==> run a: inputs <==
Design alu16_top, start of the top module:
module alu16_top(clk, valA, valB, aluop, sub, lr, cc, result);
make LEC_CHECK=0 ABC_AREA=1 CAP_MARGIN=20 CORE_ASPECT_RATIO=1.17 CORE_MARGIN=2 CORE_UTILIZATION=65 GPL_ROUTABILITY_DRIVEN=1 MIN_ROUTING_LAYER=met1 SLEW_MARGIN=20 finish   # period 2.87 ns
run.sh (not shown) runs the stock make flow with config.mk's settings and CLKGATE_MAP_FILE=.
==> run b (differences from run a) <==
Settings changed: ABC_AREA 1 to 0.
==> flow/constraint.sdc (replaced) <==
create_clock -name core_clock -period 3.63 [get_ports {clk}]
set_input_delay 0.7260 -clock core_clock [delete_from_list [all_inputs] [get_ports {clk}]]
set_output_delay 0.7260 -clock core_clock [all_outputs]
set_load 0.01 [all_outputs]
==> qor.yml <==
outcome:
  stop_stage: "5_1_grt"
  stop_error: "[ERROR GRT-0116] Global routing finished with congestion. Check the congestion regions in the DRC Viewer."
  status: "did not finish"
yosys:
  top_cells_by_count: "nand2_1 (307), nand3_1 (119), inv_1 (105)"
  postSynthAreaPerCell_um2: 6.165
  synth_chip_area_um2: 6011
-- figures above: run a

==> qor.yml <==
outcome:
  stop_error: "[ERROR GRT-0116] Global routing finished with congestion. Check the congestion regions in the DRC Viewer."
  stop_stage: "5_1_grt"
  status: "did not finish"
yosys:
  postSynthAreaPerCell_um2: 7.869
  synth_chip_area_um2: 6720
  top_cells_by_count: "a21oi_1 (67), ha_1 (64), nor2_1 (64)"
-- figures above: run b


---

==> inputs of job 6638 <==
alu16_top again, from the RTL that the note above started with.
Settings: LEC_CHECK=0, ABC_AREA=0, CAP_MARGIN=20, CORE_ASPECT_RATIO=1.17, CORE_MARGIN=2, CORE_UTILIZATION=23, GPL_ROUTABILITY_DRIVEN=0, MIN_ROUTING_LAYER=met1, PLACE_DENSITY_LB_ADDON=0.18, SETUP_SLACK_MARGIN=1.23, SLEW_MARGIN=20; clock period 6.38 ns.
==> job 5519: changes against job 6638 <==
ABC_AREA = default   (was 0)
CORE_ASPECT_RATIO = default   (was 1.17)
CORE_UTILIZATION = 57   (was 23)
CTS_CLUSTER_SIZE = 64   (was default)
GPL_ROUTABILITY_DRIVEN = default   (was 0)
MIN_ROUTING_LAYER = default   (was met1)
PLACE_DENSITY_LB_ADDON = default   (was 0.18)
SETUP_SLACK_MARGIN = -0.3   (was 1.23)
==> flow/constraint.sdc (replaced) <==
create_clock -name core_clock -period 3.41 [get_ports {clk}]
set_input_delay 0.6820 -clock core_clock [delete_from_list [all_inputs] [get_ports {clk}]]
set_output_delay 0.6820 -clock core_clock [all_outputs]
set_load 0.01 [all_outputs]
==> metrics.yaml <==
grt_pass1_wl_um: 44300
nets: 984
power_density_mw_per_mm2: 183
final_cells: 1265
stdcell_area_sq_mm: 0.00791
vias_per_cell: 5.62
outcome: "timing/DRC/antenna clean"
worstRegToRegCells: 16
finalPower_mw: 1.45
dr_wl_met3_um: 1580
regArea_sq_mm: 0.00115
p_seq_share_pct: 30.0
tightest_slew_ns: 1.01
hold_path_startpoint: "b_q[15]"
whs_endpoint: "cc[1]"
buf_share_pct: 10.4
# the run above: job 6638

==> metrics.yaml <==
drtIter0Drc: 1778
buf_share_pct: 26.9
p_seq_share_pct: 22.5
grt_pass1_wl_um: 46500
fin_ws_ns: -0.425
final_cells: 1260
stdcell_area_sq_mm: 0.00992
dr_wl_met3_um: 4870
power_density_mw_per_mm2: 343
setup_violations: 2
whs_endpoint: "a_q[15]"
largest_class: "logic gates"
outcome: "complete, but fails checks"
hold_path_startpoint: "valA[15]"
violations: "setup timing"
die_h_um: 113
worstRegToRegCells: 18
hold_slack_ns: 0.752
# the run above: job 5519


---

==> cedar: inputs <==
alu16_top again, from the RTL that the note above started with.
Settings: LEC_CHECK=0, ABC_AREA=1, CAP_MARGIN=5, CORE_ASPECT_RATIO=1.17, CORE_MARGIN=2, CORE_UTILIZATION=71, CTS_CLUSTER_DIAMETER=47, CTS_CLUSTER_SIZE=25, GPL_ROUTABILITY_DRIVEN=1, HOLD_SLACK_MARGIN=0.05, MIN_ROUTING_LAYER=met1, PLACE_DENSITY_LB_ADDON=0.27, SETUP_SLACK_MARGIN=0.46, SLEW_MARGIN=20; clock period 3.6 ns.
==> amber: changes against cedar <==
Settings changed: ABC_AREA 1 to unset, CAP_MARGIN 5 to 20, CORE_ASPECT_RATIO 1.17 to unset, CORE_UTILIZATION 71 to 13, CTS_CLUSTER_DIAMETER 47 to unset, CTS_CLUSTER_SIZE 25 to unset, GPL_ROUTABILITY_DRIVEN 1 to unset, HOLD_SLACK_MARGIN 0.05 to unset, MIN_ROUTING_LAYER met1 to unset, PLACE_DENSITY_LB_ADDON 0.27 to unset, SETUP_SLACK_MARGIN 0.46 to unset.
==> flow/constraint.sdc (replaced) <==
create_clock -name core_clock -period 5.01 [get_ports {clk}]
set_input_delay 1.0020 -clock core_clock [delete_from_list [all_inputs] [get_ports {clk}]]
set_output_delay 1.0020 -clock core_clock [all_outputs]
set_load 0.01 [all_outputs]
==> results <==
- cedar never finished: it broke off in 5_1_grt on GRT-0116. amber passed the timing, design-rule and antenna checks.
- In cedar the area after synthesis is smaller than in amber, by 11%.
- Against cedar, the synthesized cell count of amber is lower by about 12%.
- In die size, amber is at 5.8 times the value of cedar.
